==> design/flow/design.v <==
module mult(input [3:0] a, input [3:0] b, output reg [8:0] c
    );
always@(*)
c= a*b;
endmodule
module ad(input [8:0] a1, input [8:0] b1, output reg [9:0] c1
    );
always@(*)
c1= a1+b1;
endmodule
module ad2(input [8:0] a2, input [9:0] b2, output reg [10:0] c2
    );
always@(*)
c2= a2+b2;
endmodule
module ad3(input [8:0] a3, input [10:0] b3, output reg [11:0] c3
    );
always@(*)
c3= a3+b3;
endmodule
`timescale 1ns / 1ps
module mem_ram (input clk, wren, 
                input [3:0] d11,input [3:0] d12,input [3:0] d13,input [3:0] d14,input [3:0] d15,input [3:0] d16,input [3:0] d17,input [3:0]d18,
					 input [3:0] d21,input [3:0] d22,input [3:0] d23,input [3:0] d24,input [3:0] d25,input [3:0] d26,input [3:0] d27,input [3:0]d28,
					 input [3:0] d31,input [3:0] d32,input [3:0] d33,input [3:0] d34,input [3:0] d35,input [3:0] d36,input [3:0] d37,input [3:0]d38,
					 input [3:0] d41,input [3:0] d42,input [3:0] d43,input [3:0] d44,input [3:0] d45,input [3:0] d46,input [3:0] d47,input [3:0]d48,
					 input [3:0] r1,input [3:0] r2,
					 input [3:0] r3,input [3:0] r4,
					 output [11:0] w_sum11,
					 output [11:0] w_sum12,
					 output [11:0] w_sum13,
					 output [11:0] w_sum14,
					 output [11:0] w_sum15,
					 output [11:0] w_sum16,
					 output [11:0] w_sum17,
					 output [11:0] w_sum18
					 );
  reg [31:0] mem [3:0];  
  wire [8:0] p11, p21,p31,p41;
  wire [8:0] p12, p22,p32,p42;
  wire [8:0] p13, p23,p33,p43;
  wire [8:0] p14, p24,p34,p44;
  wire [8:0] p15, p25,p35,p45;
  wire [8:0] p16, p26,p36,p46;
  wire [8:0] p17, p27,p37,p47;
  wire [8:0] p18, p28,p38,p48;
wire [9:0] s11,s12,s13,s14,s15,s16,s17,s18;
wire [10:0] s21,s22,s23,s24,s25,s26,s27,s28;
wire [11:0] s31,s32,s33,s34,s35,s36,s37,s38;
  always @(posedge clk) 
      begin
            if (wren) begin
                mem[0][31-:4]<=d11;
					 mem[0][27-:4] <=d12;
					 mem[0][23-:4]<=d13;
					 mem[0][19-:4]<=d14;
					 mem[0][15-:4]<=d15;
					 mem[0][11-:4]<=d16;
					 mem[0][7-:4]<=d17;
					 mem[0][3-:4]<=d18;
					 mem[1][31-:4]<=d21;
					 mem[1][27-:4] <=d22;
					 mem[1][23-:4]<=d23;
					 mem[1][19-:4]<=d24;
					 mem[1][15-:4]<=d25;
					 mem[1][11-:4]<=d26;
					 mem[1][7-:4]<=d27;
					 mem[1][3-:4]<=d28;
					 mem[2][31-:4]<=d31;
					 mem[2][27-:4] <=d32;
					 mem[2][23-:4]<=d33;
					 mem[2][19-:4]<=d34;
					 mem[2][15-:4]<=d35;
					 mem[2][11-:4]<=d36;
					 mem[2][7-:4]<=d37;
					 mem[2][3-:4]<=d38;
					 mem[3][31-:4]<=d41;
					 mem[3][27-:4] <=d42;
					 mem[3][23-:4]<=d43;
					 mem[3][19-:4]<=d44;
					 mem[3][15-:4]<=d45;
					 mem[3][11-:4]<=d46;
					 mem[3][7-:4]<=d47;
					 mem[3][3-:4]<=d48;
            end
		end		 
generate
   mult m11(.a(r1),
				.b(mem[0][31-:4]),
				.c(p11) 
				);
	mult m21(
	         .a(r2),
				.b(mem[1][31-:4]),
				.c(p21)
	         );		
   mult m31(
	         .a(r3),
				.b(mem[2][31-:4]),
				.c(p31)
	         );		
   mult m41(
	         .a(r4),
				.b(mem[3][31-:4]), 
				.c(p41)
	         );	
  ad add11 ( 
            .a1(p11),
				.b1(p21),
				.c1(s11)
           );  
  ad2 add21 (
            .b2(s11),
				.a2(p31),
				.c2(s21)
          );
  ad3 add31 (
             .b3(s21),
				 .a3(p41),
				 .c3(s31)
				 );
    mult m12(.a(r1),
				.b(mem[0][27-:4]),
				.c(p12)
				);
	mult m22(
	         .a(r2),
				.b(mem[1][27-:4]),
				.c(p22)
	         );		
   mult m32(
	         .a(r3),
				.b(mem[2][27-:4]),
				.c(p32)
	         );		
   mult m42(
	         .a(r4),
				.b(mem[3][27-:4]), 
				.c(p42)
	         );	
  ad add12 ( 
            .a1(p12),
				.b1(p22),
				.c1(s12)
           );  
  ad2 add22 (
            .b2(s12),
				.a2(p32),
				.c2(s22)
          );
  ad3 add32 (
             .b3(s22),
				 .a3(p42),
				 .c3(s32)
				 );
   mult m13(.a(r1),
				.b(mem[0][23-:4]),
				.c(p13)
				);
	mult m23(
	         .a(r2),
				.b(mem[1][23-:4]),
				.c(p23)
	         );		
   mult m33(
	         .a(r3),
				.b(mem[2][23-:4]),
				.c(p33)
	         );		
   mult m43(
	         .a(r4),
				.b(mem[3][23-:4]), 
				.c(p43)
	         );	
  ad add13 ( 
            .a1(p13),
				.b1(p23),
				.c1(s13)
           );  
  ad2 add23 (
            .b2(s13),
				.a2(p33),
				.c2(s23)
          );
  ad3 add33 (
             .b3(s23),
				 .a3(p43),
				 .c3(s33)
				 );
  mult m14(.a(r1),
				.b(mem[0][19-:4]),
				.c(p14)
				);
	mult m24(
	         .a(r2),
				.b(mem[1][19-:4]),
				.c(p24)
	         );		
   mult m34(
	         .a(r3),
				.b(mem[2][19-:4]),
				.c(p34)
	         );		
   mult m44(
	         .a(r4),
				.b(mem[3][19-:4]), 
				.c(p44)
	         );	
  ad add14 ( 
            .a1(p14),
				.b1(p24),
				.c1(s14)
           );  
  ad2 add24 (
            .b2(s14),
				.a2(p34),
				.c2(s24)
          );
  ad3 add34 (
             .b3(s24),
				 .a3(p44),
				 .c3(s34)
				 );
  mult m15(.a(r1),
				.b(mem[0][15-:4]),
				.c(p15)
				);
	mult m25(
	         .a(r2),
				.b(mem[1][15-:4]),
				.c(p25)
	         );		
   mult m35(
	         .a(r3),
				.b(mem[2][15-:4]),
				.c(p35)
	         );		
   mult m45(
	         .a(r4),
				.b(mem[3][15-:4]), 
				.c(p45)
	         );	
  ad add15 ( 
            .a1(p15),
				.b1(p25),
				.c1(s15)
           );  
  ad2 add25 (
            .b2(s15),
				.a2(p35),
				.c2(s25)
          );
  ad3 add35 (
             .b3(s25),
				 .a3(p45),
				 .c3(s35)
				 );
   mult m16(.a(r1),
				.b(mem[0][11-:4]),
				.c(p16)
				);
	mult m26(
	         .a(r2),
				.b(mem[1][11-:4]),
				.c(p26)
	         );		
   mult m36(
	         .a(r3),
				.b(mem[2][11-:4]),
				.c(p36)
	         );		
   mult m46(
	         .a(r4),
				.b(mem[3][11-:4]), 
				.c(p46)
	         );	
  ad add16 ( 
            .a1(p16),
				.b1(p26),
				.c1(s16)
           );  
  ad2 add26 (
            .b2(s16),
				.a2(p36),
				.c2(s26)
          );
  ad3 add36 (
             .b3(s26),
				 .a3(p46),
				 .c3(s36)
				 );
   mult m17(.a(r1),
				.b(mem[0][7-:4]),
				.c(p17)
				);
	mult m27(
	         .a(r2),
				.b(mem[1][7-:4]),
				.c(p27)
	         );		
   mult m37(
	         .a(r3),
				.b(mem[2][7-:4]),
				.c(p37)
	         );		
   mult m47(
	         .a(r4),
				.b(mem[3][7-:4]), 
				.c(p47)
	         );	
  ad add17 ( 
            .a1(p17),
				.b1(p27),
				.c1(s17)
           );  
  ad2 add27 (
            .b2(s17),
				.a2(p37),
				.c2(s27)
          );
  ad3 add37 (
             .b3(s27),
				 .a3(p47),
				 .c3(s37)
				 );
  mult m18(.a(r1),
				.b(mem[0][3-:4]),
				.c(p18)
				);
	mult m28(
	         .a(r2),
				.b(mem[1][3-:4]),
				.c(p28)
	         );		
   mult m38(
	         .a(r3),
				.b(mem[2][3-:4]),
				.c(p38)
	         );		
   mult m48(
	         .a(r4),
				.b(mem[3][3-:4]), 
				.c(p48)
	         );	
  ad add18 ( 
            .a1(p18),
				.b1(p28),
				.c1(s18)
           );  
  ad2 add28 (
            .b2(s18),
				.a2(p38),
				.c2(s28)
          );
  ad3 add38 (
             .b3(s28),
				 .a3(p48),
				 .c3(s38)
				 );
assign w_sum11 =s31;
assign w_sum12 =s32;
assign w_sum13 =s33;
assign w_sum14 =s34;
assign w_sum15 =s35;
assign w_sum16 =s36;
assign w_sum17 =s37;
assign w_sum18 =s38;
endgenerate
endmodule
==> design/flow/run.sh <==
#!/bin/bash
# the make line also repeats each setting of config.mk as NAME=value (left out here)
make -C /OpenROAD-flow-scripts/flow DESIGN_CONFIG=/design/flow/config.mk WORK_HOME=/design/flow/orfs CLKGATE_MAP_FILE= finish
==> design/flow/config.mk <==
export PLATFORM = sky130hd
export DESIGN_NAME = mem_ram
export DESIGN_NICKNAME = mem_ram
export VERILOG_FILES = /design/flow/design.v
export SDC_FILE = /design/flow/constraint.sdc
export NUM_CORES = 4
export LEC_CHECK = 0
export ABC_AREA = 1
export CAP_MARGIN = 20
export CORE_MARGIN = 5
export CORE_UTILIZATION = 40
export CTS_CLUSTER_DIAMETER = 51
export GPL_ROUTABILITY_DRIVEN = 0
export HOLD_SLACK_MARGIN = 0.26
export MIN_ROUTING_LAYER = met1
export PLACE_DENSITY = 0.74
export SLEW_MARGIN = 20
export TNS_END_PERCENT = 85
==> design/flow/constraint.sdc <==
create_clock -name core_clock -period 6.15 [get_ports {clk}]
set_input_delay 1.2300 -clock core_clock [delete_from_list [all_inputs] [get_ports {clk}]]
set_output_delay 1.2300 -clock core_clock [all_outputs]
set_load 0.01 [all_outputs]
==> impl_metrics.yaml, run 1 <==
# yosys + openroad results
yosys:
  yosys_warnings: 7
  synth_flops: 128
  synth_dominant_cell_count: "inv_1"
  postSynthCellCount: 2668
  synth_simple_gate_area_share_pct: 13.9
  syn_area_mm2: 0.0226
  yosysCellCount: 2668
  synthAdderAreaFrac_pct: 49.9
  ys_top_logic_family: "adder cells"
  ff_type: "edfxtp_1"
  yosysTopAreaCellShare_pct: 34.0
  synthAoiAreaFrac_pct: 0.592
  async_reset_ff_share_pct: 0
  ys_chip_area_mm2: 0.0226
  synth_area_leader_cell: "fa_1"
  muxShareOfSynthArea_pct: 0
  synth-edff-count: 128
  topCellsByArea: "fa_1 (34%), edfxtp_1 (17%), inv_1 (16%)"
  ys_types: 22
  synthTopCellsByCount: "inv_1 (980), nand2_1 (700), fa_1 (384)"
  synth_area_per_cell_um2: 8.47
  synth-seq-area-share_pct: 17.0
  xor_area_share_pct: 0.930
cells_and_area:
  nets: 3972
  stdcell_count: 3922
  syn2layout_area_growth_pct: 36.8
  nFillCells: 4793
routing:
  drt-vias-per-instance: 4.54
  drt_pre_antenna_iters: 5
  antenna_cells: 0
  drcViolationCount: 0
  routed_wirelength_um: 64400
  vias: 17817
  ant_nets: 0
  drtIter0Drc: 1029
  wl_per_cell_um: 16.4
timing:
  fin_crit_ns: 6.86
  postLayoutSetupSlackWorst_ns: -0.712
  setup_viol: 64
  slew_headroom_pct: 35.3
  fmax_mhz: 146
  finalHoldViolations: 0
  maxSlewViolCount: 0
  max_slew.worst_pin.slew_ns: 0.970
  period_used_pct: 112
  setup-tns-final_ns: -37.24
  rsz0062_at_grt: "yes"
place:
  placed_cells: 3807
  dp_hpwl_um: 48000
  numPortBuffers: 233
worst_setup_path:
  cp_cell_sequence: "buf_12 > buf_16 > nand2_4 > inv_2 > fa_1 > inv_2 > fa_2 > inv_2 > fa_2 > fa_2 > fa_1 > inv_1 > fa_1 > inv_2 > ha_4 > or2_4 > nand3b_1 > nand2_1 > nand2_1 > nand2_2 > buf_6"
  worstSetupPathType: "primary input to output pin"
  cp.arrival_ns: 5.63
  crit_path_start: "r2[3]"
  cp_top_family: "adder cells"
  cpPeakStageDelay_ns: 0.57
  crit_top_cell: "inv_2"
  cp.required_ns: 4.92
  crit_slowest_cell: "fa_1"
  crit_path_start_kind: "primary input"
  endpoint: "w_sum14[7]"
  critPathBufInv: 8
  worst-path-stages: 21
  path_max_fanout: 4
  crit_path_end_kind: "output pin"
clock_network:
  cts.clk_slew.worst_paths_ns: 0.08
  clockRootBuffer: "clkbuf_16"
  clock_path_buffers: 2
  cts_sinks: 128
  numCtsBuffers: 17
  htree_levels: 4
  cts_tree: "yes"
floorplan:
  coreArea_mm2: 0.0562
  row_count: 87
  die.size.y_um: 248
  io_pins: 242
  fp_util_pct: 40.2
  die-area_mm2: 0.0614
  die-width_um: 248
flow_run:
  warning_count: 29
  cap_violations: 0
grt:
  grt_max_degree: 85
  grt_pass1_wl_um: 99900
  grt_usage_pct: 21.3
  first_global_vias: 18802
  antenna_found_initial: 0
  gr-total-overflow: 0
hold_path:
  hold_start: "d44[3]"
  hold_end: "mem[3][19]"
  hold_class: "primary input to flop"
  whs_path_depth: 1
status:
  outcome: "finished with violations"
  check-failures: "setup timing"
layer usage:
| metal | share of wire (%) | track usage [%] |
|---|---|---|
| met5 | 0 | 0 |
| met4 | 4.9 | 10.3 |
| met3 | 5.6 | 3.76 |
| met2 | 49 | 36.0 |
| met1 | 40 | 26.6 |
cell type report:
type / count / area (um^2) / area share (%)
Multi-Input combinational cell: 1511 / 16600 / 53.6
Sequential cell: 128 / 3840 / 12.4
Tap cell: 756 / 946 / 3.06
Clock buffer: 18 / 429 / 1.39
Timing Repair Buffer: 516 / 5330 / 17.2
Inverter: 980 / 3680 / 11.9
Clock inverter: 13 / 115 / 0.372
what timing repair did:
action	in CTS	in global routing
setup endpoints to repair	72	72
gates cloned	12	2
setup buffers	58	15
pin swaps	190	140
hold buffers	0	0
resized	545	170
through the flow:
stage / worst slack [ns] / cell area [um^2] / util, % / hold slack (ns)
final: -0.712 / 30900 / 55.1 / 1.28
after global routing: -0.868 / 30900 / 55.1 / 1.25
after floorplan: -0.274 / 23600 / - / 1.33
after CTS: -0.715 / 30300 / 53.9 / 1.23
after global placement: -1.14 / 28200 / 50.2 / 1.78
after detailed placement: -1.18 / 28200 / 50.2 / 1.79
==> inputs of run 2 (changes only) <==
Settings changed: ABC_AREA 1 to not set, CORE_MARGIN 5 to 2, CTS_CLUSTER_DIAMETER 51 to not set, GPL_ROUTABILITY_DRIVEN 0 to not set, HOLD_SLACK_MARGIN 0.26 to not set, MIN_ROUTING_LAYER met1 to not set, PLACE_DENSITY 0.74 to not set, SETUP_SLACK_MARGIN set to -0.64, TNS_END_PERCENT 85 to not set.
Clock period 6.15 ns to 9.71 ns, I/O delays scaled along.
==> run 2 against run 1 <==
The run now finishes clean. Cell area shrank 17%. Final cell count shrank 21%. Flip-flop count is the same. Synthesized cell count shrank 19%. Critical path depth shrank 2. Count of clock-buffer cells in the layout shrank 1. Non-clock buffer count shrank 264. Sequential share of layout area grew 2.5 points. Worst hold slack gained 0.70 ns. First-iteration DRC count shrank 43%. Highest routed layer unchanged.
==> impl_metrics.yaml, run 2 <==
# yosys + openroad results
yosys:
  synth_dominant_cell_count: "inv_1"
  muxShareOfSynthArea_pct: 0.275
  postSynthCellCount: 2174
  synthAoiAreaFrac_pct: 3.84
  ys_top_logic_family: "adder cells"
  yosysTopAreaCellShare_pct: 35.2
  ys_chip_area_mm2: 0.0218
  topCellsByArea: "fa_1 (35%), edfxtp_1 (18%), ha_1 (16%)"
  ff_type: "edfxtp_1"
  synth-seq-area-share_pct: 17.6
  async_reset_ff_share_pct: 0
  synthTopCellsByCount: "inv_1 (575), fa_1 (384), and2_1 (348)"
  ys_types: 41
  synth_simple_gate_area_share_pct: 14.3
  syn_area_mm2: 0.0218
  xor_area_share_pct: 1.36
  synth_area_leader_cell: "fa_1"
  synth_flops: 128
  synthAdderAreaFrac_pct: 51.7
  synth-edff-count: 128
  yosysCellCount: 2174
  synth_area_per_cell_um2: 10.0
  yosys_warnings: 7
cells_and_area:
  syn2layout_area_growth_pct: 17.6
  nets: 3214
  stdcell_count: 3105
  design_area_mm2: 0.0257
floorplan:
  die-width_um: 238
  die.size.y_um: 238
  die-area_mm2: 0.0565
  fp_util_pct: 40.5
  row_count: 85
  io_pins: 242
  coreArea_mm2: 0.0539
worst_setup_path:
  worst-path-stages: 19
  cp.required_ns: 7.77
  crit_path_start_kind: "primary input"
  endpoint: "w_sum12[8]"
  crit_top_cell: "fa_1"
  crit_path_end_kind: "output pin"
  crit_path_start: "r3[3]"
  cp.arrival_ns: 7.63
  crit_slowest_cell: "clkdlybuf4s50_1"
  cp_cell_sequence: "clkdlybuf4s50_1 > buf_12 > and2_1 > fa_1 > inv_1 > fa_1 > fa_1 > inv_1 > fa_1 > fa_1 > inv_1 > fa_1 > inv_1 > ha_1 > a211o_1 > a21oi_2 > a21oi_1 > nor2b_1 > clkdlybuf4s50_1"
  cp_top_family: "adder cells"
  worstSetupPathType: "primary input to output pin"
  path_max_fanout: 32
  cpPeakStageDelay_ns: 0.55
  critPathBufInv: 7
place:
  numPortBuffers: 233
  dp_hpwl_um: 40500
  place_worst_setup_slack_ns: 0.158
  placed_cells: 3073
  gp_congestion: 0.817
  place_area_mm2: 0.0251
routing:
  drt-vias-per-instance: 4.77
  ant_nets: 0
  drtIter0Drc: 591
  drcViolationCount: 0
  wl_per_cell_um: 16.7
  drt_pre_antenna_iters: 6
  antenna_cells: 0
  vias: 14810
  routed_wirelength_um: 51800
clock_network:
  cts_sinks: 128
  post_cts_buffers: 0
  clockRootBuffer: "clkbuf_16"
  clock_path_buffers: 2
  cts_hold_buf: 0
  htree_levels: 4
  cts_tree: "yes"
  cts_resized: 0
  numCtsBuffers: 17
  cts.clk_slew.worst_paths_ns: 0.06
timing:
  slew_headroom_pct: 36.1
  setup_viol: 0
  finalHoldViolations: 0
  period_used_pct: 98.6
  max_slew.worst_pin.slew_ns: 0.958
  postLayoutSetupSlackWorst_ns: 0.136
  maxSlewViolCount: 0
  fmax_mhz: 104
  setup-tns-final_ns: 0
  fin_crit_ns: 9.57
grt:
  grt_usage_pct: 19.8
  grt_max_degree: 73
  gr-total-overflow: 0
  first_global_vias: 16600
  antenna_found_initial: 0
  grt_pass1_wl_um: 86000
hold_path:
  hold_end: "mem[0][20]"
  hold_class: "primary input to flop"
  hold_start: "wren"
  whs_path_depth: 1
flow_run:
  cap_violations: 0
  warning_count: 26
status:
  outcome: "timing/DRC/antenna clean"
## run 2: per-stage QoR
step | util, % | hold slack [ns]
after detailed placement | 46.6 | 2.50
final | 47.7 | 1.98
after global placement | 46.6 | 2.50
after CTS | 47.7 | 1.95
after global routing | 47.7 | 1.98
after floorplan | - | 2.04
## run 2: layer usage
layer | global-route usage, % | part of all wire (%) | vias to the layer above
li1 | - | - | 6966
met1 | 25.9 | 44 | 7491
met2 | 33.4 | 49 | 286
met3 | 2.98 | 3.8 | 67
met4 | 7.32 | 2.8 | 0
met5 | 0 | 0 | -
## run 2: layout make-up
| class | instances | area (um^2) |
|---|---|---|
| clock buffer | 17 | 425 |
| clock inverter | 15 | 148 |
| fill | 5047 | 28200 |
| inverter | 575 | 2160 |
| multi-input combinational | 1422 | 15600 |
| sequential | 128 | 3840 |
| tap | 696 | 871 |
| timing repair buffer | 252 | 2620 |
==> inputs of run 3 (changes only) <==
Settings changed: CORE_UTILIZATION 40 to 58, HOLD_SLACK_MARGIN set to 0.07, SETUP_SLACK_MARGIN -0.64 to 0.31, SLEW_MARGIN 20 to 35.
Clock period 9.71 ns to 5.6 ns, I/O delays scaled along.
==> run 3 against run 2 <==
Highest routed layer is now met5. Final cell count is 4.3% higher. Critical endpoint is now w_sum11[10]. Count of clock-buffer cells in the layout rose by 1. Via count is 17% higher. Cell area grew 20%. First-iteration DRC count grew 93%. Sequential share of layout area decreased by 2.5 points. Synthesized cell count unchanged. Die area down 31%. The layout now fails its checks (setup timing). Global-route usage grew 16 points.
==> impl_metrics.yaml, run 3 <==
# yosys + openroad results
status:
  outcome: "finished with violations"
  check-failures: "setup timing"
yosys:
  synth-edff-count: 128
  synth_dominant_cell_count: "inv_1"
  synth_area_per_cell_um2: 10.0
  ys_top_logic_family: "adder cells"
  synth_simple_gate_area_share_pct: 14.3
  synthAdderAreaFrac_pct: 51.7
  xor_area_share_pct: 1.36
  synthAoiAreaFrac_pct: 3.84
  yosysTopAreaCellShare_pct: 35.2
  topCellsByArea: "fa_1 (35%), edfxtp_1 (18%), ha_1 (16%)"
  muxShareOfSynthArea_pct: 0.275
  postSynthCellCount: 2174
  synth_area_leader_cell: "fa_1"
  ff_type: "edfxtp_1"
  synth_flops: 128
  yosys_warnings: 7
  ys_types: 41
  synthTopCellsByCount: "inv_1 (575), fa_1 (384), and2_1 (348)"
  synth-seq-area-share_pct: 17.6
  ys_chip_area_mm2: 0.0218
  syn_area_mm2: 0.0218
  yosysCellCount: 2174
  async_reset_ff_share_pct: 0
worst_setup_path:
  path_max_fanout: 6
  worst-path-stages: 19
  endpoint: "w_sum11[10]"
  crit_path_start: "r1[1]"
  cp.arrival_ns: 5.82
  crit_path_end_kind: "output pin"
  cp.required_ns: 4.48
  critPathBufInv: 7
  worstSetupPathType: "primary input to output pin"
  crit_slowest_cell: "fa_2"
  crit_path_start_kind: "primary input"
  cp_cell_sequence: "buf_12 > buf_12 > and2_4 > fa_1 > inv_1 > fa_1 > inv_1 > fa_1 > fa_2 > inv_2 > fa_2 > inv_2 > ha_4 > fa_2 > a211o_1 > a21oi_2 > a21oi_2 > o21a_1 > buf_2"
  cp_top_family: "adder cells"
  cpPeakStageDelay_ns: 0.56
clock_network:
  htree_levels: 4
  clockRootBuffer: "clkbuf_16"
  clock_path_buffers: 2
  cts_sinks: 128
  cts_tree: "yes"
  cts.clk_slew.worst_paths_ns: 0.06
  numCtsBuffers: 17
routing:
  drtIter0Drc: 1142
  drcViolationCount: 0
  routed_wirelength_um: 66700
  drt_pre_antenna_iters: 7
  wl_per_cell_um: 20.6
  drt-vias-per-instance: 5.33
  ant_nets: 0
  vias: 17266
timing:
  setup-tns-final_ns: -71.16
  fin_crit_ns: 6.94
  slew_headroom_pct: 43.9
  postLayoutSetupSlackWorst_ns: -1.34
  maxSlewViolCount: 0
  setup_viol: 71
  max_slew.worst_pin.slew_ns: 0.841
  period_used_pct: 124
  fmax_mhz: 144
  rsz0062_at_grt: "yes"
  finalHoldViolations: 0
floorplan:
  fp_util_pct: 58.4
  row_count: 71
  coreArea_mm2: 0.0374
  die.size.y_um: 198
  die-area_mm2: 0.0392
  die-width_um: 198
  io_pins: 242
grt:
  grt_max_degree: 96
  antenna_found_initial: 2
  first_global_vias: 18964
  gr-total-overflow: 0
  grt_pass1_wl_um: 102000
  grt_usage_pct: 35.4
place:
  place_worst_setup_slack_ns: -2.18
  gp_congestion: 0.897
  place_area_mm2: 0.0274
  numPortBuffers: 233
  dp_hpwl_um: 42100
  placed_cells: 3087
flow_run:
  cap_violations: 0
  warning_count: 31
cells_and_area:
  stdcell_count: 3238
  nets: 3531
  syn2layout_area_growth_pct: 40.8
  design_area_mm2: 0.0308
  fin_util_pct: 82.2
hold_path:
  hold_class: "primary input to flop"
  whs_path_depth: 1
  hold_end: "mem[2][10]"
  hold_start: "d36[2]"
[run 3: what timing repair did]
item                                    in CTS  in global routing
resized                                    649                113
pin swaps                                  209                143
gates cloned                                28                  1
hold buffers                                 0                  0
endpoints found under the setup margin      80                 76
setup buffers                               69                 20
[run 3: per-layer routing]
layer / vias up / part of all wire [%] / track usage [%]
met5: - / 0.13 / 0
met4: 4 / 5.8 / 17.2
met3: 209 / 7.5 / 6.95
met2: 745 / 49 / 59.3
met1: 8695 / 38 / 44.3
li1: 7613 / - / -
[run 3: layout make-up]
class                   instances  area (um^2)
multi-input cells            1422        17500
fillers                      2220         6640
repair buffers                569         6020
flip-flops and latches        128         3840
inverters                     575         2160
well taps                     511          639
clock buffers                  18          429
clock inverters                14          118
diodes                          1         2.50
[run 3: per-stage QoR]
step,hold WS (ns)
3_5_place_dp,1.68
2_1_floorplan,1.22
4_1_cts,1.19
3_3_place_gp,1.67
6_report,1.20
5_1_grt,1.19
==> inputs of run 4 (changes only) <==
Settings changed: ABC_AREA set to 1, CAP_MARGIN 20 to 40, CELL_PAD_IN_SITES_GLOBAL_PLACEMENT set to 2, CORE_ASPECT_RATIO set to 0.5, CORE_MARGIN 2 to 7, CORE_UTILIZATION 58 to 40, CTS_CLUSTER_DIAMETER set to 288, CTS_CLUSTER_SIZE set to 98, HOLD_SLACK_MARGIN 0.07 to not set, PLACE_DENSITY set to 0.41, SETUP_SLACK_MARGIN 0.31 to -0.99, SLEW_MARGIN 35 to 30, TNS_END_PERCENT set to 5.
Clock period 5.6 ns to 10.0 ns, I/O delays scaled along.
==> run 4 against run 3 <==
Core utilization down 35 points. Non-clock buffer count is 303 lower. Critical path depth decreased by 1. Die area is 63% higher. Area after synthesis grew 3.5%. Via count shrank 9.4%. Now clean on timing, DRC and antenna. Sequential share of layout area rose by 2.0 points.
==> impl_metrics.yaml, run 4 <==
# yosys + openroad results
status:
  outcome: "timing/DRC/antenna clean"
yosys:
  synthTopCellsByCount: "inv_1 (980), nand2_1 (700), fa_1 (384)"
  yosysCellCount: 2668
  synth_flops: 128
  async_reset_ff_share_pct: 0
  xor_area_share_pct: 0.930
  ys_top_logic_family: "adder cells"
  synthAdderAreaFrac_pct: 49.9
  synthAoiAreaFrac_pct: 0.592
  postSynthCellCount: 2668
  topCellsByArea: "fa_1 (34%), edfxtp_1 (17%), inv_1 (16%)"
  yosysTopAreaCellShare_pct: 34.0
  synth_dominant_cell_count: "inv_1"
  ff_type: "edfxtp_1"
  ys_chip_area_mm2: 0.0226
  muxShareOfSynthArea_pct: 0
  synth_area_per_cell_um2: 8.47
  synth-seq-area-share_pct: 17.0
  synth_area_leader_cell: "fa_1"
  yosys_warnings: 7
  ys_types: 22
  syn_area_mm2: 0.0226
  synth-edff-count: 128
  synth_simple_gate_area_share_pct: 13.9
flow_run:
  cap_violations: 0
  warning_count: 28
worst_setup_path:
  crit_slowest_cell: "clkdlybuf4s50_1"
  cp.required_ns: 8.00
  worst-path-stages: 18
  crit_path_start_kind: "primary input"
  critPathBufInv: 6
  crit_top_cell: "fa_1"
  path_max_fanout: 16
  endpoint: "w_sum14[9]"
  cp_top_family: "adder cells"
  worstSetupPathType: "primary input to output pin"
  cp_cell_sequence: "buf_2 > buf_4 > nand2_1 > fa_1 > fa_1 > fa_1 > inv_1 > fa_1 > fa_1 > inv_1 > fa_1 > inv_1 > ha_1 > or2_1 > nand3_1 > nand3_1 > nand2_1 > clkdlybuf4s50_1"
  cpPeakStageDelay_ns: 0.53
  crit_path_start: "r4[0]"
  crit_path_end_kind: "output pin"
  cp.arrival_ns: 7.34
floorplan:
  die-width_um: 350
  io_pins: 242
  die.size.y_um: 182
  coreArea_mm2: 0.0557
  fp_util_pct: 40.6
  die-area_mm2: 0.0638
  row_count: 61
clock_network:
  numCtsBuffers: 17
  cts_resized: 0
  clockRootBuffer: "clkbuf_16"
  cts.clk_slew.worst_paths_ns: 0.07
  cts_tree: "yes"
  post_cts_buffers: 0
  htree_levels: 4
  cts_sinks: 128
  cts_hold_buf: 0
  clock_path_buffers: 2
cells_and_area:
  nets: 3722
  nFillCells: 5606
  syn2layout_area_growth_pct: 16.9
  fin_util_pct: 47.5
  design_area_mm2: 0.0264
routing:
  drt_pre_antenna_iters: 5
  drcViolationCount: 0
  topRoutingLayerUsed: "met4"
  wl_per_cell_um: 15.3
  routed_wirelength_um: 56300
  drt-vias-per-instance: 4.26
  ant_nets: 0
  drtIter0Drc: 650
  dr_wl_met2_um: 25600
  route.met3.wl_um: 1700
  vias: 15651
  wl_met1_um: 28200
timing:
  maxSlewViolCount: 0
  setup_viol: 0
  period_used_pct: 93.4
  max_slew.worst_pin.slew_ns: 0.777
  fmax_mhz: 107
  slew_headroom_pct: 48.2
  finalHoldViolations: 0
  fin_crit_ns: 9.34
  setup-tns-final_ns: 0
  rsz0062_at_grt: "no"
place:
  place_area_mm2: 0.0258
  gp_congestion: 0.796
  numPortBuffers: 233
  dp_hpwl_um: 46300
grt:
  grt_max_degree: 78
  grt_usage_pct: 18.7
  first_global_vias: 17052
  antenna_found_initial: 1
  grt_pass1_wl_um: 93100
  gr-total-overflow: 0
hold_path:
  hold_end: "mem[3][23]"
  hold_class: "primary input to flop"
  hold_start: "wren"
  whs_path_depth: 1
## run 4: layout make-up
cell class	instances	area (um^2)	share of cell area, %
Tap cell	756	946	3.58
Antenna cell	1	2.50	0.00946
Clock inverter	15	135	0.511
Timing Repair Buffer	266	2600	9.82
Multi-Input combinational cell	1511	14800	56.0
Inverter	980	3680	13.9
Sequential cell	128	3840	14.5
Clock buffer	17	425	1.61
## run 4: metrics by stage
| stage | hold WS [ns] | cells | setup WS, ns |
|---|---|---|---|
| finish | 1.86 | 3674 | 0.660 |
| global route | 1.85 | 3674 | 0.370 |
| CTS | 2.04 | 3672 | 0.617 |
| detailed placement | 2.56 | 3640 | 0.624 |
| global placement | 2.55 | 3639 | 0.588 |
| floorplan | 2.10 | 2675 | 1.83 |
## run 4: metal layers
metal / up-vias / global-route usage (%)
met1: 7468 / 26.8
li1: 7947 / -
met3: 33 / 2.46
met2: 203 / 30.6
met5: - / 0
met4: 0 / 3.63
==> inputs of run 5 (changes only) <==
Settings changed: ABC_AREA 1 to not set, CAP_MARGIN 40 to 20, CELL_PAD_IN_SITES_GLOBAL_PLACEMENT 2 to not set, CORE_ASPECT_RATIO 0.5 to not set, CORE_MARGIN 7 to 2, CORE_UTILIZATION 40 to 65, CTS_CLUSTER_DIAMETER 288 to not set, CTS_CLUSTER_SIZE 98 to not set, PLACE_DENSITY 0.41 to not set, SETUP_SLACK_MARGIN -0.99 to not set, TNS_END_PERCENT 5 to not set.
Clock period 10.0 ns to 8.32 ns, I/O delays scaled along.
==> run 5 against run 4 <==
Worst setup slack got worse by 0.58 ns. Highest routed layer unchanged. Via count rose by 5.8%. Flip-flop count did not move. Wire length rose by 6.7%. Synthesized cell count fell by 19%. Critical path type unchanged. Non-clock buffer count rose by 165. Worst hold slack got worse by 0.13 ns. Core utilization rose by 36 points. Still clean on timing, DRC and antenna. Largest cell class unchanged. Final cell count fell by 17%.
==> impl_metrics.yaml, run 5 <==
# yosys + openroad results
clock_network:
  clockRootBuffer: "clkbuf_16"
  numCtsBuffers: 17
  htree_levels: 4
  cts_sinks: 128
  cts_hold_buf: 0
  clock_path_buffers: 2
  cts.clk_slew.worst_paths_ns: 0.06
  cts_tree: "yes"
yosys:
  topCellsByArea: "fa_1 (35%), edfxtp_1 (18%), ha_1 (16%)"
  synthAdderAreaFrac_pct: 51.7
  syn_area_mm2: 0.0218
  muxShareOfSynthArea_pct: 0.275
  synth_simple_gate_area_share_pct: 14.3
  async_reset_ff_share_pct: 0
  synth_flops: 128
  ys_types: 41
  ys_top_logic_family: "adder cells"
  ys_chip_area_mm2: 0.0218
  yosysCellCount: 2174
  xor_area_share_pct: 1.36
  postSynthCellCount: 2174
  synth_area_leader_cell: "fa_1"
  ff_type: "edfxtp_1"
  synth-seq-area-share_pct: 17.6
  synth-edff-count: 128
  synthAoiAreaFrac_pct: 3.84
  synth_dominant_cell_count: "inv_1"
  yosysTopAreaCellShare_pct: 35.2
  yosys_warnings: 7
  synthTopCellsByCount: "inv_1 (575), fa_1 (384), and2_1 (348)"
  synth_area_per_cell_um2: 10.0
hold_path:
  whs_path_depth: 1
  hold_end: "mem[3][21]"
  hold_start: "wren"
  hold_class: "primary input to flop"
worst_setup_path:
  crit_top_cell: "inv_1"
  cp_cell_sequence: "buf_4 > bufbuf_16 > and2_4 > fa_1 > inv_1 > fa_1 > fa_1 > inv_1 > fa_2 > inv_1 > fa_2 > inv_1 > ha_4 > fa_2 > buf_4 > a21o_1 > a21oi_1 > xnor2_1 > clkdlybuf4s15_1"
  critPathBufInv: 8
  crit_path_end_kind: "output pin"
  worstSetupPathType: "primary input to output pin"
  crit_path_start_kind: "primary input"
  cp_top_family: "adder cells"
  crit_path_start: "r3[3]"
  cp.arrival_ns: 6.58
  crit_slowest_cell: "fa_2"
  worst-path-stages: 19
  path_max_fanout: 5
  cpPeakStageDelay_ns: 0.55
  cp.required_ns: 6.66
  endpoint: "w_sum15[6]"
place:
  gp_congestion: 0.882
  placed_cells: 2962
  dp_hpwl_um: 41000
  place_worst_setup_slack_ns: -0.614
  numPortBuffers: 233
status:
  outcome: "timing/DRC/antenna clean"
routing:
  drtIter0Drc: 1217
  wl_per_cell_um: 19.8
  ant_nets: 0
  vias: 16565
  drt_pre_antenna_iters: 8
  drt-vias-per-instance: 5.45
  routed_wirelength_um: 60100
  drcViolationCount: 0
floorplan:
  io_pins: 242
  coreArea_mm2: 0.0333
  row_count: 67
  die-width_um: 187
  die-area_mm2: 0.0351
  fp_util_pct: 65.6
  die.size.y_um: 187
grt:
  gr-total-overflow: 0
  grt_pass1_wl_um: 93700
  grt_max_degree: 66
  grt_usage_pct: 35.4
  antenna_found_initial: 0
  first_global_vias: 17938
timing:
  period_used_pct: 99.1
  maxSlewViolCount: 0
  max_slew.worst_pin.slew_ns: 0.844
  postLayoutSetupSlackWorst_ns: 0.0749
  rsz0062_at_grt: "yes"
  fin_crit_ns: 8.25
  slew_headroom_pct: 43.7
  finalHoldViolations: 0
  fmax_mhz: 121
  timing.hold.ws_ns: 1.73
  setup_viol: 0
cells_and_area:
  fin_util_pct: 83.1
  nFillCells: 1977
  nets: 3393
  syn2layout_area_growth_pct: 26.6
  stdcell_count: 3037
flow_run:
  warning_count: 30
  cap_violations: 0
==> run 5: area by class of cell <==
type	count	area, um^2	area share [%]
multi-input cells	1422	16200	58.5
repair buffers	431	4310	15.6
flip-flops and latches	128	3840	13.9
inverters	575	2160	7.81
well taps	448	561	2.03
clock buffers	19	433	1.57
clock inverters	13	163	0.588
diodes	1	2.50	0.00905
==> run 5: metal layers <==
| metal | track usage [%] | routed length [um] | share of wire (%) | up-vias |
|---|---|---|---|---|
| li1 | - | - | - | 7329 |
| met1 | 45.0 | 22200 | 37 | 8223 |
| met2 | 58.6 | 28700 | 48 | 806 |
| met3 | 6.44 | 5530 | 9.2 | 207 |
| met4 | 18.3 | 3710 | 6.2 | 0 |
| met5 | 0 | 0 | 0 | - |
==> run 5: metrics by stage <==
step	cell area (um^2)	TNS (ns)
final	27700	0
after global routing	27600	-0.233
after CTS	27300	-0.00959
after detailed placement	25900	-22.99
after global placement	25900	-19.12
after floorplan	21900	0
==> run 5: timing repair <==
| item | CTS | global route |
|---|---|---|
| endpoints found under the setup margin | 57 | 50 |
| resized | 171 | 112 |
| pin swaps | 25 | 52 |
| gates cloned | 16 | 4 |
| buffers inserted | 19 | 3 |
| hold endpoints to repair | 0 | 0 |
==> inputs of run 6 (changes only) <==
Settings changed: ABC_AREA set to 1, CELL_PAD_IN_SITES_GLOBAL_PLACEMENT set to 1, CORE_ASPECT_RATIO set to 1.08, CORE_UTILIZATION 65 to 40, CTS_CLUSTER_DIAMETER set to 288, CTS_CLUSTER_SIZE set to 98, SLEW_MARGIN 30 to 20, TNS_END_PERCENT set to 5.
Clock period 8.32 ns to 10.0 ns, I/O delays scaled along.
==> run 6 against run 5 <==
Core utilization down 36 points. Worst hold slack better by 0.33 ns. Count of clock-buffer cells in the layout unchanged. Die area up 67%. First-iteration DRC count down 49%. Non-clock buffer count down 165. Critical path depth down 2. Wire length down 5.6%. Largest cell class unchanged.
==> impl_metrics.yaml, run 6 <==
# yosys + openroad results
cells_and_area:
  syn2layout_area_growth_pct: 17.1
  stdcell_count: 3653
  design_area_mm2: 0.0265
  nets: 3722
  fin_util_pct: 47.4
  nFillCells: 5661
yosys:
  syn_area_mm2: 0.0226
  yosys_warnings: 7
  synth_flops: 128
  synth_area_leader_cell: "fa_1"
  synthTopCellsByCount: "inv_1 (980), nand2_1 (700), fa_1 (384)"
  synth_simple_gate_area_share_pct: 13.9
  synth_area_per_cell_um2: 8.47
  synthAoiAreaFrac_pct: 0.592
  yosysCellCount: 2668
  ys_chip_area_mm2: 0.0226
  yosysTopAreaCellShare_pct: 34.0
  xor_area_share_pct: 0.930
  synth-seq-area-share_pct: 17.0
  muxShareOfSynthArea_pct: 0
  synthAdderAreaFrac_pct: 49.9
  topCellsByArea: "fa_1 (34%), edfxtp_1 (17%), inv_1 (16%)"
  synth-edff-count: 128
  ys_top_logic_family: "adder cells"
  postSynthCellCount: 2668
  synth_dominant_cell_count: "inv_1"
  async_reset_ff_share_pct: 0
  ys_types: 22
  ff_type: "edfxtp_1"
routing:
  drt_pre_antenna_iters: 5
  wl_per_cell_um: 15.5
  ant_nets: 0
  routed_wirelength_um: 56700
  antenna_cells: 0
  drcViolationCount: 0
  vias: 16174
  drt-vias-per-instance: 4.43
  drtIter0Drc: 623
timing:
  fin_crit_ns: 9.37
  setup_viol: 0
  period_used_pct: 93.7
  setup-tns-final_ns: 0
  finalHoldViolations: 0
  slew_headroom_pct: 37.8
  maxSlewViolCount: 0
  rsz0062_at_grt: "no"
  max_slew.worst_pin.slew_ns: 0.933
  fmax_mhz: 107
  postLayoutSetupSlackWorst_ns: 0.628
flow_run:
  cap_violations: 0
  warning_count: 26
worst_setup_path:
  cp.arrival_ns: 7.37
  path_max_fanout: 24
  worst-path-stages: 17
  cpPeakStageDelay_ns: 0.69
  critPathBufInv: 5
  cp_cell_sequence: "buf_2 > nand2_1 > fa_1 > fa_1 > inv_1 > fa_1 > fa_1 > inv_1 > fa_1 > fa_1 > inv_1 > ha_1 > nand2_1 > nand2_1 > nand3b_4 > a21oi_1 > clkdlybuf4s50_1"
  crit_path_end_kind: "output pin"
  crit_slowest_cell: "buf_2"
  endpoint: "w_sum11[10]"
  cp.required_ns: 8.00
  worstSetupPathType: "primary input to output pin"
  crit_path_start_kind: "primary input"
  crit_path_start: "r4[0]"
  crit_top_cell: "fa_1"
  cp_top_family: "adder cells"
place:
  numPortBuffers: 233
  dp_hpwl_um: 45800
  gp_congestion: 0.829
  placed_cells: 3621
  place_area_mm2: 0.0259
  place_worst_setup_slack_ns: 0.559
floorplan:
  row_count: 90
  die.size.y_um: 251
  io_pins: 242
  die-area_mm2: 0.0584
  fp_util_pct: 40.5
  coreArea_mm2: 0.0559
  die-width_um: 233
clock_network:
  post_cts_buffers: 0
  numCtsBuffers: 17
  cts_resized: 0
  cts_hold_buf: 0
  cts_sinks: 128
  cts_tree: "yes"
  cts.clk_slew.worst_paths_ns: 0.06
  htree_levels: 4
  clockRootBuffer: "clkbuf_16"
  clock_path_buffers: 2
hold_path:
  hold_end: "mem[3][26]"
  whs_path_depth: 1
  hold_class: "primary input to flop"
  hold_start: "wren"
grt:
  grt_pass1_wl_um: 94000
  first_global_vias: 17673
  gr-total-overflow: 0
  grt_max_degree: 76
  antenna_found_initial: 0
  grt_usage_pct: 21.2
status:
  outcome: "timing/DRC/antenna clean"
## run 6: through the flow
stage / hold WS, ns
floorplan: 2.10
global placement: 2.56
detailed placement: 2.56
CTS: 2.02
global route: 2.03
finish: 2.06
## run 6: layer usage
layer / share of wire, % / vias to the layer above / track usage (%)
li1: - / 7949 / -
met1: 47 / 7942 / 29.0
met2: 48 / 248 / 35.2
met3: 3.4 / 35 / 3.27
met4: 1.6 / 0 / 5.15
met5: 0 / - / 0
## run 6: cell type report
cell class              instances  area (um^2)  area share (%)
inverters                     980         3680            13.9
repair buffers                266         2600            9.82
clock inverters                13          189           0.714
flip-flops and latches        128         3840            14.5
well taps                     736          921            3.48
multi-input cells            1511        14800            55.9
clock buffers                  19          433            1.64
==> inputs of run 7 (changes only) <==
Settings changed: ABC_AREA 1 to not set, CAP_MARGIN 20 to 30, CELL_PAD_IN_SITES_DETAIL_PLACEMENT set to 2, CORE_ASPECT_RATIO 1.08 to not set, CORE_UTILIZATION 40 to 18, CTS_CLUSTER_DIAMETER 288 to not set, CTS_CLUSTER_SIZE 98 to not set, GPL_TIMING_DRIVEN set to 1, PLACE_DENSITY_LB_ADDON set to 0.09, SETUP_SLACK_MARGIN set to 0.31, SLEW_MARGIN 20 to 5, TNS_END_PERCENT 5 to 40.
Clock period 10.0 ns to 12.6 ns, I/O delays scaled along.
==> run 7 against run 6 <==
Critical path depth grew 1. Worst hold slack better by 0.49 ns. Global-route usage is 8.6 points lower. Wire length up 31%. Count of clock-buffer cells in the layout down 2. Flip-flop count unchanged. Synthesized cell count fell by 19%. Non-clock buffer count is 11 lower. Critical path type unchanged. Largest cell class unchanged.
==> impl_metrics.yaml, run 7 <==
# yosys + openroad results
hold_path:
  hold_start: "d33[2]"
  hold_class: "primary input to flop"
  whs_path_depth: 1
  hold_end: "mem[2][22]"
cells_and_area:
  nets: 3217
  fin_util_pct: 22.3
  syn2layout_area_growth_pct: 22.4
yosys:
  postSynthCellCount: 2174
  synth_flops: 128
  ys_top_logic_family: "adder cells"
  yosys_warnings: 7
  synth-edff-count: 128
  synth_dominant_cell_count: "inv_1"
  synthAoiAreaFrac_pct: 3.84
  ys_types: 41
  ff_type: "edfxtp_1"
  synthAdderAreaFrac_pct: 51.7
  synth-seq-area-share_pct: 17.6
  synthTopCellsByCount: "inv_1 (575), fa_1 (384), and2_1 (348)"
  synth_area_leader_cell: "fa_1"
  topCellsByArea: "fa_1 (35%), edfxtp_1 (18%), ha_1 (16%)"
  muxShareOfSynthArea_pct: 0.275
  synth_area_per_cell_um2: 10.0
  ys_chip_area_mm2: 0.0218
  async_reset_ff_share_pct: 0
  synth_simple_gate_area_share_pct: 14.3
  yosysCellCount: 2174
  syn_area_mm2: 0.0218
  xor_area_share_pct: 1.36
  yosysTopAreaCellShare_pct: 35.2
worst_setup_path:
  cp.required_ns: 10.08
  cpPeakStageDelay_ns: 0.68
  cp_top_family: "adder cells"
  path_max_fanout: 22
  cp.arrival_ns: 8.46
  endpoint: "w_sum18[8]"
  crit_path_end_kind: "output pin"
  crit_top_cell: "fa_1"
  crit_path_start_kind: "primary input"
  cp_cell_sequence: "buf_2 > buf_12 > nand2_1 > fa_1 > fa_1 > inv_1 > fa_1 > fa_1 > fa_1 > inv_1 > fa_1 > inv_1 > ha_1 > a211o_1 > a21oi_2 > a21oi_1 > nor2b_1 > clkdlybuf4s50_1"
  worst-path-stages: 18
  crit_path_start: "r4[3]"
  critPathBufInv: 6
  worstSetupPathType: "primary input to output pin"
  crit_slowest_cell: "buf_2"
grt:
  antenna_found_initial: 11
  grt_use_met2_pct: 21.5
  grt_max_degree: 77
  grt_usage_pct: 12.6
  gr-usage-met1_pct: 16.8
  grt_pass1_wl_um: 116000
  grt-busiest-layer: "met2"
  first_global_vias: 18344
  grt_util_met3_pct: 2.42
  gr-total-overflow: 0
clock_network:
  cts_sinks: 128
  cts.clk_slew.worst_paths_ns: 0.08
  cts_resized: 0
  numCtsBuffers: 17
  post_cts_buffers: 0
  clockRootBuffer: "clkbuf_16"
  htree_levels: 4
  cts_hold_buf: 0
  clock_path_buffers: 2
  cts_tree: "yes"
timing:
  setup_viol: 0
  finalHoldViolations: 0
  rsz0062_at_grt: "no"
  fin_crit_ns: 10.98
  setup-tns-final_ns: 0
  period_used_pct: 87.1
  max_slew.worst_pin.slew_ns: 0.922
  slew_headroom_pct: 38.5
  fmax_mhz: 91.1
  maxSlewViolCount: 0
floorplan:
  coreArea_mm2: 0.120
  die.size.y_um: 352
  io_pins: 242
  row_count: 127
  fp_util_pct: 18.2
  die-area_mm2: 0.124
  die-width_um: 352
status:
  outcome: "timing/DRC/antenna clean"
place:
  gp_congestion: 0.726
  numPortBuffers: 233
  dp_hpwl_um: 61500
routing:
  routed_wirelength_um: 74400
  drt_pre_antenna_iters: 5
  wl_per_cell_um: 18.4
  ant_nets: 0
  drtIter0Drc: 417
  drcViolationCount: 0
  drt-vias-per-instance: 3.73
  vias: 15064
flow_run:
  cap_violations: 0
  warning_count: 26
==> run 7: metal layers <==
layer | wire [um] | up-vias
met2 | 36500 | 186
li1 | - | 6977
met3 | 2130 | 27
met5 | 9 | -
met4 | 498 | 2
met1 | 35300 | 7872
==> run 7: cell type report <==
| class | count | area [um^2] |
|---|---|---|
| diodes | 10 | 25.0 |
| clock buffers | 17 | 425 |
| clock inverters | 15 | 179 |
| fillers | 13567 | 93400 |
| inverters | 575 | 2160 |
| multi-input cells | 1422 | 15600 |
| flip-flops and latches | 128 | 3840 |
| well taps | 1612 | 2020 |
| repair buffers | 255 | 2450 |
==> run 7: stage by stage <==
step | worst slack (ns) | instances | cell area, um^2 | hold slack, ns
floorplan | 3.09 | 2181 | 21900 | 2.62
finish | 1.62 | 4034 | 26700 | 2.55
CTS | 1.54 | 4023 | 26700 | 2.48
global placement | 1.65 | 3991 | 26100 | 3.08
detailed placement | 1.57 | 3991 | 26100 | 3.08
global route | 1.36 | 4025 | 26700 | 2.49
==> inputs of run 8 (changes only) <==
Settings changed: CAP_MARGIN 30 to 20, CELL_PAD_IN_SITES_DETAIL_PLACEMENT 2 to not set, CELL_PAD_IN_SITES_GLOBAL_PLACEMENT 1 to not set, CORE_UTILIZATION 18 to 65, GPL_TIMING_DRIVEN 1 to not set, PLACE_DENSITY_LB_ADDON 0.09 to not set, SETUP_SLACK_MARGIN 0.31 to not set, SLEW_MARGIN 5 to 20, TNS_END_PERCENT 40 to not set.
Clock period 12.6 ns to 8.33 ns, I/O delays scaled along.
==> run 8 against run 7 <==
Still clean. First-iteration DRC count increased to 2.9 times the previous value. Area after synthesis stayed put. Wire length shrank 17%. Non-clock buffer count is 185 higher. Global-route usage grew 23 points. Core utilization increased by 61 points. Sequential share of layout area shrank 0.51 points. Highest routed layer is now met4.
==> impl_metrics.yaml, run 8 <==
# yosys + openroad results
yosys:
  ys_types: 41
  synth_flops: 128
  ys_top_logic_family: "adder cells"
  topCellsByArea: "fa_1 (35%), edfxtp_1 (18%), ha_1 (16%)"
  syn_area_mm2: 0.0218
  synth_area_leader_cell: "fa_1"
  ff_type: "edfxtp_1"
  yosysCellCount: 2174
  synth_simple_gate_area_share_pct: 14.3
  synth_area_per_cell_um2: 10.0
  synthAoiAreaFrac_pct: 3.84
  synth-seq-area-share_pct: 17.6
  yosysTopAreaCellShare_pct: 35.2
  synthAdderAreaFrac_pct: 51.7
  xor_area_share_pct: 1.36
  yosys_warnings: 7
  synth-edff-count: 128
  async_reset_ff_share_pct: 0
  synthTopCellsByCount: "inv_1 (575), fa_1 (384), and2_1 (348)"
  ys_chip_area_mm2: 0.0218
  muxShareOfSynthArea_pct: 0.275
  synth_dominant_cell_count: "inv_1"
  postSynthCellCount: 2174
worst_setup_path:
  path_max_fanout: 6
  crit_path_start_kind: "primary input"
  crit_path_start: "r3[3]"
  worst-path-stages: 19
  crit_path_end_kind: "output pin"
  crit_slowest_cell: "fa_2"
  crit_top_cell: "fa_1"
  cp_cell_sequence: "clkbuf_4 > bufbuf_16 > and2_1 > fa_1 > inv_1 > fa_1 > fa_1 > inv_1 > fa_2 > inv_1 > fa_1 > fa_1 > inv_1 > ha_4 > o21ai_1 > o21ai_1 > nand3_1 > xnor2_1 > dlygate4sd2_1"
  cpPeakStageDelay_ns: 0.56
  worstSetupPathType: "primary input to output pin"
  critPathBufInv: 7
  endpoint: "w_sum14[9]"
  cp_top_family: "adder cells"
  cp.required_ns: 6.66
  cp.arrival_ns: 6.59
timing:
  period_used_pct: 99.1
  fin_crit_ns: 8.25
  setup_viol: 0
  timing.hold.ws_ns: 1.72
  slew_headroom_pct: 42.3
  rsz0062_at_grt: "yes"
  maxSlewViolCount: 0
  setup-tns-final_ns: 0
  finalHoldViolations: 0
  fmax_mhz: 121
  max_slew.worst_pin.slew_ns: 0.866
floorplan:
  die.size.y_um: 187
  die-area_mm2: 0.0351
  row_count: 67
  coreArea_mm2: 0.0333
  die-width_um: 187
  fp_util_pct: 65.6
  io_pins: 242
hold_path:
  whs_path_depth: 1
  hold_start: "wren"
  hold_class: "primary input to flop"
  hold_end: "mem[3][21]"
place:
  placed_cells: 2960
  place_area_mm2: 0.0259
  numPortBuffers: 233
  dp_hpwl_um: 40700
  gp_congestion: 0.886
clock_network:
  cts_tree: "yes"
  cts_hold_buf: 0
  clock_path_buffers: 2
  cts_sinks: 128
  cts.clk_slew.worst_paths_ns: 0.07
  clockRootBuffer: "clkbuf_16"
  htree_levels: 4
  numCtsBuffers: 17
cells_and_area:
  design_area_mm2: 0.0277
  nets: 3402
  syn2layout_area_growth_pct: 26.9
  nFillCells: 1944
  stdcell_count: 3051
routing:
  drt-vias-per-instance: 5.47
  vias: 16704
  routed_wirelength_um: 61600
  drt_pre_antenna_iters: 7
  ant_nets: 0
  drtIter0Drc: 1205
  drcViolationCount: 0
  wl_per_cell_um: 20.2
grt:
  grt_max_degree: 66
  antenna_found_initial: 2
  grt_pass1_wl_um: 95300
  first_global_vias: 18169
  grt_usage_pct: 35.9
  gr-total-overflow: 0
status:
  outcome: "timing/DRC/antenna clean"
flow_run:
  cap_violations: 0
  warning_count: 29
[run 8: metrics by stage]
stage	setup WS (ns)	utilization, %
3_3_place_gp	-0.515	77.7
4_1_cts	0.00568	81.8
5_1_grt	-0.151	83.2
2_1_floorplan	0.525	-
3_5_place_dp	-0.677	77.7
6_report	0.0768	83.3
[run 8: per-layer routing]
| layer | track usage (%) | routed length, um | vias up |
|---|---|---|---|
| met5 | 0 | 0 | - |
| met1 | 45.2 | 22600 | 8278 |
| met3 | 7.79 | 5880 | 235 |
| met2 | 58.6 | 29200 | 828 |
| met4 | 19.0 | 3960 | 0 |
| li1 | - | - | 7363 |
[run 8: cell type report]
type	count	area (um^2)	area share (%)
multi-input cells	1422	16200	58.3
diodes	6	15.0	0.0542
repair buffers	440	4430	16.0
inverters	575	2160	7.79
flip-flops and latches	128	3840	13.9
well taps	448	561	2.02
clock buffers	18	429	1.55
clock inverters	14	124	0.447
[run 8: what timing repair did]
| action | 4_1_cts | 5_1_grt |
|---|---|---|
| gates resized | 159 | 131 |
| buffers inserted | 20 | 10 |
| setup endpoints to repair | 57 | 47 |
| cloned | 19 | 4 |
| pin swaps | 24 | 66 |
==> inputs of run 9 (changes only) <==
Settings changed: CAP_MARGIN 20 to 30, CELL_PAD_IN_SITES_GLOBAL_PLACEMENT set to 3, CORE_UTILIZATION 65 to 35, CTS_CLUSTER_DIAMETER set to 380, CTS_CLUSTER_SIZE set to 22, GPL_ROUTABILITY_DRIVEN set to 0, GPL_TIMING_DRIVEN set to 1, MAX_ROUTING_LAYER set to met5, PLACE_DENSITY_LB_ADDON set to 0.21, SETUP_SLACK_MARGIN set to -0.51, TNS_END_PERCENT set to 35.
Clock period 8.33 ns to 13.0 ns, I/O delays scaled along.
==> run 9 against run 8 <==
First-iteration DRC count shrank 60%. Core utilization shrank 42 points. Cell area shrank 7.3%. Synthesized cell count is the same. Count of clock-buffer cells in the layout grew 1. Worst hold slack gained 0.92 ns. Flip-flop count is the same. Area after synthesis is the same. Final cell count grew 6.3%. Critical path type unchanged. Largest cell class unchanged. Highest routed layer is now met5.
==> impl_metrics.yaml, run 9 <==
# yosys + openroad results
status:
  outcome: "timing/DRC/antenna clean"
worst_setup_path:
  cp.required_ns: 10.40
  cp.arrival_ns: 8.72
  path_max_fanout: 18
  crit_slowest_cell: "clkdlybuf4s50_1"
  crit_path_start: "r1[0]"
  crit_path_start_kind: "primary input"
  endpoint: "w_sum11[8]"
  cp_cell_sequence: "clkdlybuf4s50_1 > buf_4 > and2_1 > fa_1 > inv_1 > fa_1 > inv_1 > fa_1 > fa_1 > inv_1 > fa_1 > inv_1 > ha_1 > fa_1 > a211o_1 > a21oi_2 > a21oi_1 > nor2b_1 > clkdlybuf4s50_1"
  cp_top_family: "adder cells"
  worst-path-stages: 19
  worstSetupPathType: "primary input to output pin"
  cpPeakStageDelay_ns: 0.81
  crit_top_cell: "fa_1"
  crit_path_end_kind: "output pin"
  critPathBufInv: 7
clock_network:
  post_cts_buffers: 0
  cts_resized: 0
  cts_sinks: 128
  cts.clk_slew.worst_paths_ns: 0.07
  cts_hold_buf: 0
  htree_levels: 4
  cts_tree: "yes"
  clockRootBuffer: "clkbuf_16"
  clock_path_buffers: 2
  numCtsBuffers: 17
routing:
  ant_nets: 0
  drtIter0Drc: 488
  vias: 14652
  wl_per_cell_um: 17.5
  routed_wirelength_um: 56800
  drt_pre_antenna_iters: 4
  drcViolationCount: 0
  drt-vias-per-instance: 4.52
yosys:
  ff_type: "edfxtp_1"
  synthAoiAreaFrac_pct: 3.84
  syn_area_mm2: 0.0218
  synth_dominant_cell_count: "inv_1"
  yosysTopAreaCellShare_pct: 35.2
  topCellsByArea: "fa_1 (35%), edfxtp_1 (18%), ha_1 (16%)"
  yosysCellCount: 2174
  synth_area_leader_cell: "fa_1"
  synth-edff-count: 128
  ys_types: 41
  muxShareOfSynthArea_pct: 0.275
  synthAdderAreaFrac_pct: 51.7
  async_reset_ff_share_pct: 0
  synth_area_per_cell_um2: 10.0
  synth_simple_gate_area_share_pct: 14.3
  ys_top_logic_family: "adder cells"
  yosys_warnings: 7
  xor_area_share_pct: 1.36
  synth_flops: 128
  synthTopCellsByCount: "inv_1 (575), fa_1 (384), and2_1 (348)"
  synth-seq-area-share_pct: 17.6
  ys_chip_area_mm2: 0.0218
  postSynthCellCount: 2174
floorplan:
  die.size.y_um: 254
  fp_util_pct: 35.4
  io_pins: 242
  die-width_um: 254
  coreArea_mm2: 0.0617
  die-area_mm2: 0.0644
  row_count: 91
hold_path:
  hold_start: "wren"
  hold_class: "primary input to flop"
  hold_end: "mem[3][23]"
  whs_path_depth: 1
grt:
  grt_pass1_wl_um: 91700
  first_global_vias: 16442
  grt_max_degree: 67
  antenna_found_initial: 3
  gr-total-overflow: 0
  grt_usage_pct: 19.0
timing:
  fmax_mhz: 88.3
  setup-tns-final_ns: 0
  period_used_pct: 87.1
  maxSlewViolCount: 0
  finalHoldViolations: 0
  rsz0062_at_grt: "no"
  timing.hold.ws_ns: 2.65
  postLayoutSetupSlackWorst_ns: 1.68
  max_slew.worst_pin.slew_ns: 0.951
  fin_crit_ns: 11.32
  slew_headroom_pct: 36.6
  setup_viol: 0
cells_and_area:
  nets: 3211
  syn2layout_area_growth_pct: 17.6
  fin_util_pct: 41.6
  stdcell_count: 3244
  nFillCells: 6226
flow_run:
  cap_violations: 0
  warning_count: 26
place:
  numPortBuffers: 233
  placed_cells: 3209
  place_worst_setup_slack_ns: 1.59
  dp_hpwl_um: 45000
## run 9: cell type report
type | count | area, um^2 | share of cell area (%)
Multi-Input combinational cell | 1422 | 15600 | 60.8
Sequential cell | 128 | 3840 | 15.0
Timing Repair Buffer | 249 | 2440 | 9.51
Inverter | 575 | 2160 | 8.40
Tap cell | 837 | 1050 | 4.07
Clock buffer | 19 | 433 | 1.68
Clock inverter | 13 | 139 | 0.540
Antenna cell | 1 | 2.50 | 0.00974
## run 9: layer usage
metal	track usage, %	part of all wire, %	up-vias
li1	-	-	6961
met4	4.47	1.1	2
met1	26.1	47	7445
met3	2.42	2.7	33
met2	31.9	49	211
met5	0	0.033	-
## run 9: metrics by stage
step / area [um^2]
global route: 25700
detailed placement: 25100
global placement: 25000
floorplan: 21900
CTS: 25600
finish: 25700
